Design top, start of the top module:
module top(
    input logic clk,         
    input logic rst,         
    output logic RGB_R,      
    output logic RGB_G,      
    output logic RGB_B       
);
    localparam CLK_FREQ = 12_000_000;  
    localparam PWM_RESOLUTION = 8;   
    localparam PWM_MAX = (1 << PWM_RESOLUTION) - 1;   
    localparam PWM_CYCLES = 256;   
    localparam DEGREES_MAX = 360;
    localparam CYCLES_PER_DEGREE = CLK_FREQ / DEGREES_MAX;   
    typedef enum logic [1:0] {
        STATE_PWM_COUNT,
        STATE_DEGREE_COUNT,
        STATE_HSV_CALC,
        STATE_PWM_OUTPUT
    } state_t;
    logic [PWM_RESOLUTION-1:0] pwm_counter;
    logic [PWM_RESOLUTION-1:0] red_pwm_value, green_pwm_value, blue_pwm_value;
    logic [31:0] degree_counter;
    logic [8:0] current_degree;
    state_t current_state;
    state_t next_state;
    always_ff @(posedge clk) begin
        if (rst) current_state <= STATE_PWM_COUNT;
        else current_state <= next_state;
    end
    always_comb begin  
        case (current_state)
            STATE_PWM_COUNT: begin
                if (degree_counter == CYCLES_PER_DEGREE - 1) begin
                    next_state = STATE_DEGREE_COUNT;
                end else begin
  ...
For scale: roughly 77 flip-flops, roughly 5 I/O pins.
make LEC_CHECK=0 CAP_MARGIN=20 CORE_MARGIN=2 CORE_UTILIZATION=40 CTS_CLUSTER_DIAMETER=398 CTS_CLUSTER_SIZE=95 SLEW_MARGIN=20 TNS_END_PERCENT=10 finish   # period 14.0 ns
run.sh (not shown) runs the stock make flow with config.mk's settings and CLKGATE_MAP_FILE=.
The first run passed the timing, DRC and antenna checks.
Next try:
--- a/flow/config.mk
+++ b/flow/config.mk
@@ -8,7 +8,5 @@
 export CAP_MARGIN = 20
 export CORE_MARGIN = 2
-export CORE_UTILIZATION = 40
-export CTS_CLUSTER_DIAMETER = 398
-export CTS_CLUSTER_SIZE = 95
+export CORE_UTILIZATION = 65
+export PLACE_DENSITY = 0.35
 export SLEW_MARGIN = 20
-export TNS_END_PERCENT = 10
==> flow/constraint.sdc (replaced) <==
create_clock -name core_clock -period 5.07 [get_ports {clk}]
set_input_delay 1.0140 -clock core_clock [delete_from_list [all_inputs] [get_ports {clk}]]
set_output_delay 1.0140 -clock core_clock [all_outputs]
set_load 0.01 [all_outputs]
Outcome: With this change the flow never finished: it broke off in global routing; synthesized area stays the same; die size decreases by 38%; synthesized cell count stays the same.
Next try:
--- a/flow/config.mk
+++ b/flow/config.mk
@@ -6,7 +6,9 @@
 export NUM_CORES = 4
 export LEC_CHECK = 0
+export ABC_AREA = 1
 export CAP_MARGIN = 20
 export CORE_MARGIN = 2
-export CORE_UTILIZATION = 65
+export CORE_UTILIZATION = 66
+export CTS_CLUSTER_DIAMETER = 397
 export PLACE_DENSITY = 0.35
 export SLEW_MARGIN = 20
==> flow/constraint.sdc (replaced) <==
create_clock -name core_clock -period 9.65 [get_ports {clk}]
set_input_delay 1.9300 -clock core_clock [delete_from_list [all_inputs] [get_ports {clk}]]
set_output_delay 1.9300 -clock core_clock [all_outputs]
set_load 0.01 [all_outputs]
Effect:
- This time the run finished but fails on negative setup slack
- die size shrinks by about 2%
- area after synthesis went down by 0.65%
- synthesized cell count went up by about 14%

========
Starting RTL as in the previous note.
export LEC_CHECK = 0
export ABC_AREA = 0
export CAP_MARGIN = 40
export CELL_PAD_IN_SITES_DETAIL_PLACEMENT = 2
export CORE_MARGIN = 2
export CORE_UTILIZATION = 26
export GPL_ROUTABILITY_DRIVEN = 0
export MAX_ROUTING_LAYER = met5
export MIN_ROUTING_LAYER = met2
export PLACE_DENSITY = 0.62
export SLEW_MARGIN = 20
create_clock -name core_clock -period 10.2 [get_ports {clk}]
The starting point ended with an error in global routing.
Edit:
==> flow/config.mk (replaced) <==
export PLATFORM = sky130hd
export DESIGN_NAME = top
export DESIGN_NICKNAME = top
export VERILOG_FILES = /design/flow/design.v
export SDC_FILE = /design/flow/constraint.sdc
export NUM_CORES = 4
export LEC_CHECK = 0
export ABC_AREA = 1
export CAP_MARGIN = 10
export CELL_PAD_IN_SITES_DETAIL_PLACEMENT = 0
export CORE_ASPECT_RATIO = 0.5
export CORE_MARGIN = 2
export CORE_UTILIZATION = 59
export CTS_CLUSTER_DIAMETER = 188
export CTS_CLUSTER_SIZE = 91
export GPL_TIMING_DRIVEN = 0
export MAX_ROUTING_LAYER = met5
export MIN_ROUTING_LAYER = met1
export PLACE_DENSITY = 0.62
export SETUP_SLACK_MARGIN = 2.86
export SLEW_MARGIN = 0
export TNS_END_PERCENT = 10
With this change the flow finished but failed the layout checks on setup timing.
Area after synthesis came out lower by 0.65%.
Synthesized cell count increases by 14%.
Die size went down by 55%.
Edit:
==> flow/config.mk (replaced) <==
export PLATFORM = sky130hd
export DESIGN_NAME = top
export DESIGN_NICKNAME = top
export VERILOG_FILES = /design/flow/design.v
export SDC_FILE = /design/flow/constraint.sdc
export NUM_CORES = 4
export LEC_CHECK = 0
export ABC_AREA = 0
export CAP_MARGIN = 40
export CELL_PAD_IN_SITES_DETAIL_PLACEMENT = 2
export CORE_MARGIN = 2
export CORE_UTILIZATION = 26
export GPL_ROUTABILITY_DRIVEN = 0
export HOLD_SLACK_MARGIN = 0.07
export MAX_ROUTING_LAYER = met5
export MIN_ROUTING_LAYER = met2
export PLACE_DENSITY = 0.62
export SETUP_SLACK_MARGIN = -0.95
export SLEW_MARGIN = 20
export TNS_END_PERCENT = 80
- With this change the flow failed in global routing on GRT-0116
- area after synthesis grows by 0.65%
- die area grows by 120%
- synthesized cell count shrinks by 12%
Edit:
==> flow/config.mk (replaced) <==
export PLATFORM = sky130hd
export DESIGN_NAME = top
export DESIGN_NICKNAME = top
export VERILOG_FILES = /design/flow/design.v
export SDC_FILE = /design/flow/constraint.sdc
export NUM_CORES = 4
export LEC_CHECK = 0
export ABC_AREA = 1
export CAP_MARGIN = 20
export CORE_MARGIN = 2
export CORE_UTILIZATION = 57
export SLEW_MARGIN = 20
==> flow/constraint.sdc (replaced) <==
create_clock -name core_clock -period 9.65 [get_ports {clk}]
set_input_delay 1.9300 -clock core_clock [delete_from_list [all_inputs] [get_ports {clk}]]
set_output_delay 1.9300 -clock core_clock [all_outputs]
set_load 0.01 [all_outputs]
What happened: Now the flow finished but failed the layout checks on setup timing; die area is lower by well over a third; synthesized cell count rises by roughly a tenth; synthesized area falls slightly.
Edit:
--- a/flow/config.mk
+++ b/flow/config.mk
@@ -6,7 +6,8 @@
 export NUM_CORES = 4
 export LEC_CHECK = 0
-export ABC_AREA = 1
 export CAP_MARGIN = 20
 export CORE_MARGIN = 2
-export CORE_UTILIZATION = 57
+export CORE_UTILIZATION = 72
+export PLACE_DENSITY = 0.39
+export SETUP_SLACK_MARGIN = 2.36
 export SLEW_MARGIN = 20
==> flow/constraint.sdc (replaced) <==
create_clock -name core_clock -period 10.6 [get_ports {clk}]
set_input_delay 2.1200 -clock core_clock [delete_from_list [all_inputs] [get_ports {clk}]]
set_output_delay 2.1200 -clock core_clock [all_outputs]
set_load 0.01 [all_outputs]
Now the flow ended with an error in global routing with GRT-0232.
Synthesized area rose by 0.65%.
Die size goes down by 20%.
Synthesized cell count went down by 12%.

========
## run 1
top again, from the RTL that the note above started with.
clock: 11.0 ns
lec_check: 0
cap_margin: 5
core_margin: 2
core_utilization: 72
cts_cluster_diameter: 368
cts_cluster_size: 36
place_density: 0.78
setup_slack_margin: -0.76
slew_margin: 20
Run 1 completed end to end; final checks failed (setup timing).
Modified inputs, run 2 compared to run 1
--- a/flow/config.mk
+++ b/flow/config.mk
@@ -8 +8 @@
-export CAP_MARGIN = 5
+export CAP_MARGIN = 20
==> flow/constraint.sdc <==
create_clock -name core_clock -period 11.2 [get_ports {clk}]
set_input_delay 2.2400 -clock core_clock [delete_from_list [all_inputs] [get_ports {clk}]]
set_output_delay 2.2400 -clock core_clock [all_outputs]
set_load 0.01 [all_outputs]
## What came out
Ran to the end and failed final checks on setup timing: run 2.
Run 1 has higher largest stage delay on the critical path than run 2.
On slew at the pin closest to its max-slew limit: between run 2 and run 1, it ends up higher for run 2.
Run 2 vs run 1, clock share of power went up by 1.2 points.
Compared to run 1, run 2 has via count 279 lower.
Looking at clock power, run 2 sits about 3% above run 1.
Measured against each other, run 2 and run 1 differ in worst hold slack, the higher figure coming from run 1.
Vias per cell essentially unchanged between run 2 and run 1.
Between run 1 and run 2, the clock network latency to the later pin of the worst-skew pair does not differ in any meaningful way.
Cmp run 2 and run 1 / detailed-route wire length / higher: run 2
Run 2 vs. run 1: fraction of the cycle the final worst path needs went up, buffer share of cell area fell 1.4 points.
Modified inputs, run 3 compared to run 2
--- a/flow/config.mk
+++ b/flow/config.mk
@@ -10,5 +10 @@
-export CORE_UTILIZATION = 72
-export CTS_CLUSTER_DIAMETER = 368
-export CTS_CLUSTER_SIZE = 36
-export PLACE_DENSITY = 0.78
-export SETUP_SLACK_MARGIN = -0.76
+export CORE_UTILIZATION = 40
==> flow/constraint.sdc <==
create_clock -name core_clock -period 13.3 [get_ports {clk}]
set_input_delay 2.6600 -clock core_clock [delete_from_list [all_inputs] [get_ports {clk}]]
set_output_delay 2.6600 -clock core_clock [all_outputs]
set_load 0.01 [all_outputs]
### Flow results
- Run 3 vs. run 2: floorplan die width went up by about 33%.
- Area of the core (run 2 / run 3): 0.55
- Run 3 vs run 2: number of nets in the layout down in run 3
- There was hardly any difference in post-cts sizing count between run 2 and run 3.
- The more densely filled core belongs to run 2, not run 3.
- Run 3 went all the way through synthesis, placement and routing and the layout is clean on timing, DRC and antenna.

========
The RTL this note starts from:
==> flow/design.v <==
module top(
    input logic clk,         
    input logic rst,         
    output logic RGB_R,      
    output logic RGB_G,      
    output logic RGB_B       
);
    localparam CLK_FREQ = 12_000_000;  
    localparam PWM_RESOLUTION = 8;   
    localparam PWM_MAX = (1 << PWM_RESOLUTION) - 1;   
    localparam PWM_CYCLES = 256;   
    localparam DEGREES_MAX = 360;
    localparam CYCLES_PER_DEGREE = CLK_FREQ / DEGREES_MAX;   
    typedef enum logic [1:0] {
        STATE_PWM_COUNT,
        STATE_DEGREE_COUNT,
        STATE_HSV_CALC,
        STATE_PWM_OUTPUT
    } state_t;
    logic [PWM_RESOLUTION-1:0] pwm_counter;
    logic [PWM_RESOLUTION-1:0] red_pwm_value, green_pwm_value, blue_pwm_value;
    logic [31:0] degree_counter;
    logic [8:0] current_degree;
    state_t current_state;
    state_t next_state;
    always_ff @(posedge clk) begin
        if (rst) current_state <= STATE_PWM_COUNT;
        else current_state <= next_state;
    end
    always_comb begin  
        case (current_state)
            STATE_PWM_COUNT: begin
                if (degree_counter == CYCLES_PER_DEGREE - 1) begin
                    next_state = STATE_DEGREE_COUNT;
                end else begin
                    next_state = STATE_PWM_COUNT;
                end
            end
            STATE_DEGREE_COUNT: begin
                next_state = STATE_HSV_CALC;
            end
            STATE_HSV_CALC: begin
                next_state = STATE_PWM_OUTPUT;
            end
            STATE_PWM_OUTPUT: begin
                next_state = STATE_PWM_COUNT;
            end
            default: begin
                next_state = STATE_PWM_COUNT;
            end
        endcase
    end
    always_ff @(posedge clk) begin
        if (rst) begin
            pwm_counter <= 0;
            degree_counter <= 0;
            current_degree <= 0;
            red_pwm_value <= 0;
            green_pwm_value <= 0;
            blue_pwm_value <= 0;
        end else
        case (current_state)
            STATE_PWM_COUNT: begin
                pwm_counter <= pwm_counter + 1;                
                if (degree_counter == CYCLES_PER_DEGREE - 1) begin
                    degree_counter <= 0;
                end else begin
                    degree_counter <= degree_counter + 1;
                end
            end
            STATE_DEGREE_COUNT: begin
                if (current_degree == DEGREES_MAX - 1) begin
                    current_degree <= 0;
                end else begin
                    current_degree <= current_degree + 1;
                end
            end
            STATE_HSV_CALC: begin
                if (current_degree < 60) begin
                    red_pwm_value <= PWM_MAX;
                end else if (current_degree < 120) begin
                    red_pwm_value <= PWM_MAX - ((current_degree - 60) * PWM_MAX / 60);
                end else if (current_degree < 240) begin
                    red_pwm_value <= 0;
                end else if (current_degree < 300) begin
                    red_pwm_value <= (current_degree - 240) * PWM_MAX / 60;
                end else begin
                    red_pwm_value <= PWM_MAX;
                end
                if (current_degree < 60) begin
                    green_pwm_value <= current_degree * PWM_MAX / 60;
                end else if (current_degree < 180) begin
                    green_pwm_value <= PWM_MAX;
                end else if (current_degree < 240) begin
                    green_pwm_value <= PWM_MAX - ((current_degree - 180) * PWM_MAX / 60);
                end else begin
                    green_pwm_value <= 0;
                end
                if (current_degree < 120) begin
                    blue_pwm_value <= 0;
                end else if (current_degree < 180) begin
                    blue_pwm_value <= (current_degree - 120) * PWM_MAX / 60;
                end else if (current_degree < 300) begin
                    blue_pwm_value <= PWM_MAX;
                end else begin
                    blue_pwm_value <= PWM_MAX - ((current_degree - 300) * PWM_MAX / 60);
                end
            end
            STATE_PWM_OUTPUT: begin
            end
        endcase
    end
    assign RGB_R = (pwm_counter > red_pwm_value) ? 1'b1 : 1'b0;
    assign RGB_G = (pwm_counter > green_pwm_value) ? 1'b1 : 1'b0;
    assign RGB_B = (pwm_counter > blue_pwm_value) ? 1'b1 : 1'b0;
endmodule
==> flow/config.mk <==
export PLATFORM = sky130hd
export DESIGN_NAME = top
export DESIGN_NICKNAME = top
export VERILOG_FILES = /design/flow/design.v
export SDC_FILE = /design/flow/constraint.sdc
export NUM_CORES = 4
export LEC_CHECK = 0
export CAP_MARGIN = 20
export CORE_MARGIN = 2
export CORE_UTILIZATION = 72
export CTS_CLUSTER_DIAMETER = 391
export CTS_CLUSTER_SIZE = 100
export PLACE_DENSITY = 0.41
export SETUP_SLACK_MARGIN = 0.98
export SLEW_MARGIN = 20
export TNS_END_PERCENT = 5
==> flow/constraint.sdc <==
create_clock -name core_clock -period 10.6 [get_ports {clk}]
set_input_delay 2.1200 -clock core_clock [delete_from_list [all_inputs] [get_ports {clk}]]
set_output_delay 2.1200 -clock core_clock [all_outputs]
set_load 0.01 [all_outputs]
The baseline aborted during global routing (5_1_grt) with GRT-0232.
Rerun with:
--- a/flow/config.mk
+++ b/flow/config.mk
@@ -9,8 +9,4 @@
 export CORE_MARGIN = 2
 export CORE_UTILIZATION = 72
-export CTS_CLUSTER_DIAMETER = 391
-export CTS_CLUSTER_SIZE = 100
-export PLACE_DENSITY = 0.41
-export SETUP_SLACK_MARGIN = 0.98
+export PLACE_DENSITY_LB_ADDON = 0.0
 export SLEW_MARGIN = 20
-export TNS_END_PERCENT = 5
==> flow/constraint.sdc (replaced) <==
create_clock -name core_clock -period 11.0 [get_ports {clk}]
set_input_delay 2.2000 -clock core_clock [delete_from_list [all_inputs] [get_ports {clk}]]
set_output_delay 2.2000 -clock core_clock [all_outputs]
set_load 0.01 [all_outputs]
The changed run finished with negative setup slack left.
Synthesized area stays the same.
Die area stays the same.
Synthesized cell count does not change.
Rerun with:
--- a/flow/config.mk
+++ b/flow/config.mk
@@ -9,4 +9,6 @@
 export CORE_MARGIN = 2
 export CORE_UTILIZATION = 72
+export CTS_CLUSTER_SIZE = 80
+export HOLD_SLACK_MARGIN = 0.29
 export PLACE_DENSITY_LB_ADDON = 0.0
-export SLEW_MARGIN = 20
+export SLEW_MARGIN = 30
==> flow/constraint.sdc (replaced) <==
create_clock -name core_clock -period 10.6 [get_ports {clk}]
set_input_delay 2.1200 -clock core_clock [delete_from_list [all_inputs] [get_ports {clk}]]
set_output_delay 2.1200 -clock core_clock [all_outputs]
set_load 0.01 [all_outputs]
The changed run died in global routing (5_1_grt) (GRT-0232). Die area stays the same. Area after synthesis stays the same. Synthesized cell count does not change.
Rerun with:
==> flow/config.mk (replaced) <==
export PLATFORM = sky130hd
export DESIGN_NAME = top
export DESIGN_NICKNAME = top
export VERILOG_FILES = /design/flow/design.v
export SDC_FILE = /design/flow/constraint.sdc
export NUM_CORES = 4
export LEC_CHECK = 0
export CAP_MARGIN = 20
export CORE_MARGIN = 2
export CORE_UTILIZATION = 40
export SLEW_MARGIN = 20
==> flow/constraint.sdc (replaced) <==
create_clock -name core_clock -period 14.0 [get_ports {clk}]
set_input_delay 2.8000 -clock core_clock [delete_from_list [all_inputs] [get_ports {clk}]]
set_output_delay 2.8000 -clock core_clock [all_outputs]
set_load 0.01 [all_outputs]
With this change the flow passed the timing, DRC and antenna checks.
Synthesized area does not change.
Die area is higher by well over a third.
Synthesized cell count stays the same.
Rerun with:
--- a/flow/config.mk
+++ b/flow/config.mk
@@ -8,4 +8,4 @@
 export CAP_MARGIN = 20
 export CORE_MARGIN = 2
-export CORE_UTILIZATION = 40
+export CORE_UTILIZATION = 29
 export SLEW_MARGIN = 20
==> flow/constraint.sdc (replaced) <==
create_clock -name core_clock -period 13.3 [get_ports {clk}]
set_input_delay 2.6600 -clock core_clock [delete_from_list [all_inputs] [get_ports {clk}]]
set_output_delay 2.6600 -clock core_clock [all_outputs]
set_load 0.01 [all_outputs]
The changed run produced a clean layout.
Synthesized cell count does not change.
Total power grows by about 16%.
First-iteration DRC count climbs by 24%.
Clock-buffer cell count is unchanged.
Setup slack loses 0.28 ns.
Combinational power rose by about 10%.
Design area went up by about 2.5%.
Sequential power is higher by about 5%.
Power figures rest on the tool's default switching activity, not on a simulated workload.
